## run A
// mat_mul
module mat_mul #
	(
        parameter integer DIM_LOG = 2,     
        parameter integer DIM = 2**DIM_LOG,
        parameter integer SIZE = DIM*DIM,
        parameter integer SIZE_LOG = 2*DIM_LOG,
        parameter integer DATA_WIDTH = 32
    )
    (
		input wire  s00_axi_aclk,
		input wire  s00_axi_aresetn,
		output wire  s00_axis_tready,
		input wire [DATA_WIDTH-1 : 0] s00_axis_tdata,
		input wire  s00_axis_tlast,
        input wire  s00_axis_tvalid,
		output wire  m00_axis_tvalid,
        output wire [DATA_WIDTH-1 : 0] m00_axis_tdata,
        output wire [(DATA_WIDTH/8)-1 : 0] m00_axis_tstrb,
        output wire  m00_axis_tlast,
        input wire  m00_axis_tready,
        input wire sel, 
        input wire start
    );
	reg busy;               
	reg item_done;          
	reg matrix_done;        
	reg start_transfer;     
	reg transfer;           
	reg last_transfer;      
	reg mac_enable;         
    reg [DATA_WIDTH-1 : 0] mem_A [0 : SIZE-1];  
    reg [DATA_WIDTH-1 : 0] mem_B [0 : SIZE-1];  
    reg [DATA_WIDTH-1 : 0] mem_R [0 : SIZE-1];  
    reg [DATA_WIDTH-1 : 0] mat_A;    
    reg [DATA_WIDTH-1 : 0] mat_B;    
    reg [DATA_WIDTH-1 : 0] mat_R;    
    reg [SIZE_LOG-1 : 0] addr_stream_in;     
    reg [SIZE_LOG-1 : 0] addr_stream_out;    
    wire [SIZE_LOG-1 : 0] addr_A;    
    wire [SIZE_LOG-1 : 0] addr_B;    
    reg [SIZE_LOG-1 : 0] addr_R;     
    reg [DIM_LOG-1 : 0] row_cnt;     
    reg [DIM_LOG-1 : 0] col_cnt;     
    reg [DIM_LOG-1 : 0] tmp_cnt;     
    wire [DATA_WIDTH-1 : 0] mad;     
    reg [DATA_WIDTH-1 : 0] mac;      
    assign s00_axis_tready = !busy  && s00_axis_tvalid ;  
    always @ (posedge s00_axi_aclk) begin
        if (!s00_axi_aresetn || s00_axis_tlast)
            addr_stream_in <= 0;
        else if (s00_axis_tready)  
  ...
For scale: about 4400 cells after synthesis, ~1700 flip-flops, about 78 I/O pins, ~0.080 mm2 of cells after synthesis.
Settings: LEC_CHECK=0, CAP_MARGIN=20, CELL_PAD_IN_SITES_DETAIL_PLACEMENT=0, CELL_PAD_IN_SITES_GLOBAL_PLACEMENT=0, CORE_MARGIN=2, CORE_UTILIZATION=70, CTS_CLUSTER_SIZE=47, MAX_ROUTING_LAYER=met5, SETUP_SLACK_MARGIN=0.54, SLEW_MARGIN=20; clock period 5.93 ns.
run.sh (not shown) runs the stock make flow with config.mk's settings and CLKGATE_MAP_FILE=.
In run A the implementation ran to completion but is not tape-out ready, as the final checks report negative setup slack.
The inputs of run B differ from those of run A as listed below.
==> flow/config.mk <==
export PLATFORM = sky130hd
export DESIGN_NAME = mat_mul
export DESIGN_NICKNAME = mat_mul
export VERILOG_FILES = /design/flow/design.v
export SDC_FILE = /design/flow/constraint.sdc
export NUM_CORES = 4
export LEC_CHECK = 0
export CAP_MARGIN = 20
export CORE_MARGIN = 2
export CORE_UTILIZATION = 40
export PLACE_DENSITY = 0.6
export SLEW_MARGIN = 20
==> flow/constraint.sdc <==
create_clock -name core_clock -period 6.12 [get_ports {s00_axi_aclk}]
set_input_delay 1.2240 -clock core_clock [delete_from_list [all_inputs] [get_ports {s00_axi_aclk}]]
set_output_delay 1.2240 -clock core_clock [all_outputs]
set_load 0.01 [all_outputs]
Findings:
Run B finished all stages; layout check result: FAIL, due to negative setup slack. Run B vs. run A: placed cell area rose about 1.6%, number of standard cells in the layout, taps in and fillers out rose 17%, sequential share of cell area fell 0.36 points. Die size of run B exceeds that of run A by more than half. Critical path startpoint = mat_A[5]: run A; critical path startpoint = mat_B[0]: run B. Against run A as the reference, run B delivers a lower vias per cell. [run B] met3 wire length fell 21 mm relative to run A. | worst hold margin | lower: run B |.
> inputs changed (run B -> run C)
diff --git a/flow/config.mk b/flow/config.mk
--- a/flow/config.mk
+++ b/flow/config.mk
@@ -8,0 +9 @@
+export CELL_PAD_IN_SITES_DETAIL_PLACEMENT = 1
@@ -10 +11 @@
-export CORE_UTILIZATION = 40
+export CORE_UTILIZATION = 26
@@ -12 +13 @@
-export SLEW_MARGIN = 20
+export SLEW_MARGIN = 0
==> flow/constraint.sdc <==
create_clock -name core_clock -period 10.0 [get_ports {s00_axi_aclk}]
set_input_delay 2.0000 -clock core_clock [delete_from_list [all_inputs] [get_ports {s00_axi_aclk}]]
set_output_delay 2.0000 -clock core_clock [all_outputs]
set_load 0.01 [all_outputs]
==> comparison <==
Looking only at critical path depth, and setting everything else aside, the lower value of run B and run C goes to run C.
Looking at the reports, run C completed the entire flow and the layout it produced met the timing, design-rule and antenna checks.
A critical path capture point of mac[30] is what run B shows, while mem_R[9][31] belongs to run C.
Relative to run B, clock-buffer cell count has gone down in run C.
Minimum hold slack: run C vs run B up 0.028 ns
Taking run B as the reference, in run C worst max-slew margin expressed relative to the limit decreased by 13 points relative to the old numbers, period utilization decreased by 33 points relative to the old numbers.
--- input diff run C..run D ---
diff --git a/flow/config.mk b/flow/config.mk
--- a/flow/config.mk
+++ b/flow/config.mk
@@ -7,0 +8 @@
+export ABC_AREA = 1
@@ -9 +9,0 @@
-export CELL_PAD_IN_SITES_DETAIL_PLACEMENT = 1
@@ -11,3 +11,6 @@
-export CORE_UTILIZATION = 26
-export PLACE_DENSITY = 0.6
-export SLEW_MARGIN = 0
+export CORE_UTILIZATION = 72
+export CTS_CLUSTER_DIAMETER = 396
+export CTS_CLUSTER_SIZE = 23
+export PLACE_DENSITY_LB_ADDON = 0.06
+export SETUP_SLACK_MARGIN = 1.46
+export SLEW_MARGIN = 20
==> flow/constraint.sdc <==
create_clock -name core_clock -period 5.04 [get_ports {s00_axi_aclk}]
set_input_delay 1.0080 -clock core_clock [delete_from_list [all_inputs] [get_ports {s00_axi_aclk}]]
set_output_delay 1.0080 -clock core_clock [all_outputs]
set_load 0.01 [all_outputs]
--- outcome ---
Delta (run D minus run C): placed wire-length estimate increased 6.2%; tally of clock buffers in the finished layout down 81; die area now smaller; chip area estimate from yosys synthesis rose 0.0030 mm2. Run D vs run C, instance count: run D lower. The flow for run D finished, though final verification flagged negative setup slack. Run C: all stages complete, timing, DRC and antenna checks passed. Wire: run D routes more than run C. Run C vs run D, critical path endpoint: mem_R[9][31] vs mem_R[11][25]. Per the comparison of run D with run C, post-route clock period utilization rose 51 points; placement row count shows a reduction of 79.
